==> inputs of run E <==
==> flow/design.v (excerpt) <==
module vga_top(
	input ClkPort,
	input BtnC,
	input BtnU,
	input BtnD,
	input BtnR,
	input BtnL,
	input MoveTick,  
	output hSync, vSync,
	output [3:0] vgaR, vgaG, vgaB,
	output An0, An1, An2, An3, An4, An5, An6, An7,
	output Ca, Cb, Cc, Cd, Ce, Cf, Cg, Dp,
	output MemOE, MemWR, RamCS, QuadSpiFlashCS
	);
==> flow/config.mk <==
export PLATFORM = sky130hd
export DESIGN_NAME = vga_top
export DESIGN_NICKNAME = vga_top
export VERILOG_FILES = /design/flow/design.v
export SDC_FILE = /design/flow/constraint.sdc
export NUM_CORES = 4
export LEC_CHECK = 0
export ABC_AREA = 1
export CAP_MARGIN = 0
export CORE_ASPECT_RATIO = 0.78
export CORE_MARGIN = 2
export CORE_UTILIZATION = 72
export CTS_CLUSTER_DIAMETER = 195
export CTS_CLUSTER_SIZE = 27
export GPL_ROUTABILITY_DRIVEN = 1
export GPL_TIMING_DRIVEN = 1
export PLACE_DENSITY_LB_ADDON = 0.08
export SLEW_MARGIN = 20
export TNS_END_PERCENT = 35
==> flow/constraint.sdc <==
create_clock -name core_clock -period 5.74 [get_ports {ClkPort}]
set_input_delay 1.1480 -clock core_clock [delete_from_list [all_inputs] [get_ports {ClkPort}]]
set_output_delay 1.1480 -clock core_clock [all_outputs]
set_load 0.01 [all_outputs]
run.sh (not shown) runs the stock make flow with config.mk's settings and CLKGATE_MAP_FILE=.
==> run A: changes against run E <==
==> flow/config.mk (replaced) <==
export PLATFORM = sky130hd
export DESIGN_NAME = vga_top
export DESIGN_NICKNAME = vga_top
export VERILOG_FILES = /design/flow/design.v
export SDC_FILE = /design/flow/constraint.sdc
export NUM_CORES = 4
export LEC_CHECK = 0
export CAP_MARGIN = 20
export CORE_MARGIN = 2
export CORE_UTILIZATION = 65
export SETUP_SLACK_MARGIN = 0.92
export SLEW_MARGIN = 20
export TNS_END_PERCENT = 5
==> flow/constraint.sdc (replaced) <==
create_clock -name core_clock -period 5.39 [get_ports {ClkPort}]
set_input_delay 1.0780 -clock core_clock [delete_from_list [all_inputs] [get_ports {ClkPort}]]
set_output_delay 1.0780 -clock core_clock [all_outputs]
set_load 0.01 [all_outputs]
==> run P: changes against run E <==
==> flow/config.mk (replaced) <==
export PLATFORM = sky130hd
export DESIGN_NAME = vga_top
export DESIGN_NICKNAME = vga_top
export VERILOG_FILES = /design/flow/design.v
export SDC_FILE = /design/flow/constraint.sdc
export NUM_CORES = 4
export LEC_CHECK = 0
export CAP_MARGIN = 20
export CORE_MARGIN = 2
export CORE_UTILIZATION = 40
export PLACE_DENSITY = 0.6
export SLEW_MARGIN = 20
==> flow/constraint.sdc (replaced) <==
create_clock -name core_clock -period 9.52 [get_ports {ClkPort}]
set_input_delay 1.9040 -clock core_clock [delete_from_list [all_inputs] [get_ports {ClkPort}]]
set_output_delay 1.9040 -clock core_clock [all_outputs]
set_load 0.01 [all_outputs]
==> qor summary <==
quantity	run A	run E	run P
Status	finished with violations	finished with violations	timing/DRC/antenna clean
Reasons for failing layout checks	negative setup slack	negative setup slack	-
Power spent charging and discharging nets	6180 uW	11,000 uW	3080 uW
Routed met1 length	34,400 um	39,600 um	42,500 um
CLK BUF	18	17	18
Area of the synthesized netlist per yosys stat	0.0229 sq mm	0.0255 sq mm	0.0229 sq mm
Signal inverters	109	565	109
Worst-path cell with the longest stage delay	dfstp_2	clkdlybuf4s50_1	dfstp_2
Synth Seq Share	0.134	0.120	0.134
Total routed wirelength	99,800 um	109,000 um	98,100 um
Count of plain and timing-repair buffers in the layout	308	143	74
Number of antenna violations at the first check in global routing	2	2	7
Net count of the finished layout	3,579	4,475	3,345
Global-route wire length before repair	149,000 um	163,000 um	148,000 um
DRT Pass-1 Iters	15	22	6
Yosys cell count	3,012	4,027	3,012
Met3 WL post-DR	15,900 um	22,200 um	9290 um
Combinational power	8990 uW	14,000 uW	4020 uW
Mean Syn Cell Area	7.61 sq um	6.34 sq um	7.61 sq um
CP arrival	4.56 ns	4.69 ns	6.53 ns
Clock share of power	0.103	0.072	0.121

* * *

==> try-onyx: inputs <==
vga_top again, from the RTL that the note above started with.
// vga_top
module vga_top(
	input ClkPort,
	input BtnC,
	input BtnU,
	input BtnD,
	input BtnR,
	input BtnL,
	input MoveTick,  
	output hSync, vSync,
	output [3:0] vgaR, vgaG, vgaB,
	output An0, An1, An2, An3, An4, An5, An6, An7,
	output Ca, Cb, Cc, Cd, Ce, Cf, Cg, Dp,
	output MemOE, MemWR, RamCS, QuadSpiFlashCS
	);
==> flow/config.mk <==
export PLATFORM = sky130hd
export DESIGN_NAME = vga_top
export DESIGN_NICKNAME = vga_top
export VERILOG_FILES = /design/flow/design.v
export SDC_FILE = /design/flow/constraint.sdc
export NUM_CORES = 4
export LEC_CHECK = 0
export ABC_AREA = 1
export CAP_MARGIN = 0
export CORE_ASPECT_RATIO = 0.7
export CORE_MARGIN = 2
export CORE_UTILIZATION = 72
export CTS_CLUSTER_DIAMETER = 379
export CTS_CLUSTER_SIZE = 11
export HOLD_SLACK_MARGIN = -0.07
export PLACE_DENSITY_LB_ADDON = 0.02
export SETUP_SLACK_MARGIN = 0.31
export SLEW_MARGIN = 20
==> flow/constraint.sdc <==
create_clock -name core_clock -period 2.91 [get_ports {ClkPort}]
set_input_delay 0.5820 -clock core_clock [delete_from_list [all_inputs] [get_ports {ClkPort}]]
set_output_delay 0.5820 -clock core_clock [all_outputs]
set_load 0.01 [all_outputs]
==> try-pepper: changes against try-onyx <==
- ABC_AREA: 1 -> default
- CAP_MARGIN: 0 -> 20
- CORE_ASPECT_RATIO: 0.7 -> default
- CTS_CLUSTER_DIAMETER: 379 -> default
- CTS_CLUSTER_SIZE: 11 -> 14
- HOLD_SLACK_MARGIN: -0.07 -> default
- PLACE_DENSITY_LB_ADDON: 0.02 -> default
- SETUP_SLACK_MARGIN: 0.31 -> 1.1
==> flow/constraint.sdc (replaced) <==
create_clock -name core_clock -period 8.85 [get_ports {ClkPort}]
set_input_delay 1.7700 -clock core_clock [delete_from_list [all_inputs] [get_ports {ClkPort}]]
set_output_delay 1.7700 -clock core_clock [all_outputs]
set_load 0.01 [all_outputs]
==> try-ember: changes against try-onyx <==
- ABC_AREA: 1 -> default
- CAP_MARGIN: 0 -> 20
- CORE_ASPECT_RATIO: 0.7 -> default
- CORE_UTILIZATION: 72 -> 60
- CTS_CLUSTER_DIAMETER: 379 -> default
- CTS_CLUSTER_SIZE: 11 -> default
- HOLD_SLACK_MARGIN: -0.07 -> default
- PLACE_DENSITY_LB_ADDON: 0.02 -> default
- SETUP_SLACK_MARGIN: 0.31 -> default
==> flow/constraint.sdc (replaced) <==
create_clock -name core_clock -period 5.39 [get_ports {ClkPort}]
set_input_delay 1.0780 -clock core_clock [delete_from_list [all_inputs] [get_ports {ClkPort}]]
set_output_delay 1.0780 -clock core_clock [all_outputs]
set_load 0.01 [all_outputs]
==> results.json <==
{
  "die_w_microns": 182,
  "gp_congestion": 1.20,
  "multiplexer_share_of_the_synthesized_area": 0.0118,
  "synth.cellmix.adderShare": 0.207,
  "top_cell_area_share": 0.206,
  "num_rows": 65,
  "die-area_sq_mm": 0.0333,
  "synth_cells": 3012,
  "floorplanUtilization": 0.728,
  "ys_cells": 3012,
  "synthMostInstantiatedCell": "sky130_fd_sc_hd__ha_1",
  "top_cells_by_area": "sky130_fd_sc_hd__ha_1 21%, sky130_fd_sc_hd__dfrtp_1 8.2%, sky130_fd_sc_hd__xnor2_1 7.9%",
  "yosys.area_share.simple": 0.246,
  "result_of_the_run": "timing/DRC/antenna clean",
  "synth.avg_cell_area_sq_um": 7.61,
  "synth_compound_gate_area_share": 0.264
}
Source of the figures above: try-pepper

==> results.json <==
{
  "floorplanUtilization": 0.733,
  "top_cells_by_area": "sky130_fd_sc_hd__ha_1 18%, sky130_fd_sc_hd__nand2_1 10%, sky130_fd_sc_hd__nor2_1 8.8%",
  "ys_cells": 4027,
  "synth_cells": 4027,
  "firstError": "[ERROR DPL-0038] Utilization greater than 100%, impossible to legalize",
  "synthMostInstantiatedCell": "sky130_fd_sc_hd__nand2_1",
  "synth_compound_gate_area_share": 0.185,
  "topCombFamilyByArea": "simple AND/OR/NAND/NOR gates",
  "result_of_the_run": "stopped before the end",
  "num_rows": 57,
  "synth.avg_cell_area_sq_um": 6.34,
  "die-area_sq_mm": 0.0370,
  "top_cell_area_share": 0.185,
  "stop_stage": "3_5_place_dp",
  "multiplexer_share_of_the_synthesized_area": 0,
  "gp_congestion": 1.28
}
Source of the figures above: try-onyx

==> results.json <==
{
  "die-area_sq_mm": 0.0398,
  "yosys.area_share.simple": 0.246,
  "clkSlewWorstSetupHoldPaths_ps": 70,
  "fin_ws_ps": -42.4,
  "num_rows": 71,
  "synth.avg_cell_area_sq_um": 7.61,
  "top_cell_area_share": 0.206,
  "result_of_the_run": "finished with violations",
  "violated_checks": "negative setup slack",
  "synth.cellmix.adderShare": 0.207,
  "gp_congestion": 1.13,
  "multiplexer_share_of_the_synthesized_area": 0.0118,
  "synth_compound_gate_area_share": 0.264,
  "synthMostInstantiatedCell": "sky130_fd_sc_hd__ha_1",
  "die_w_microns": 199,
  "ys_cells": 3012,
  "setup_failing_eps_final": 6,
  "floorplanUtilization": 0.608
}
Source of the figures above: try-ember

No activity file was given, so power comes from the tool's default toggle rates.
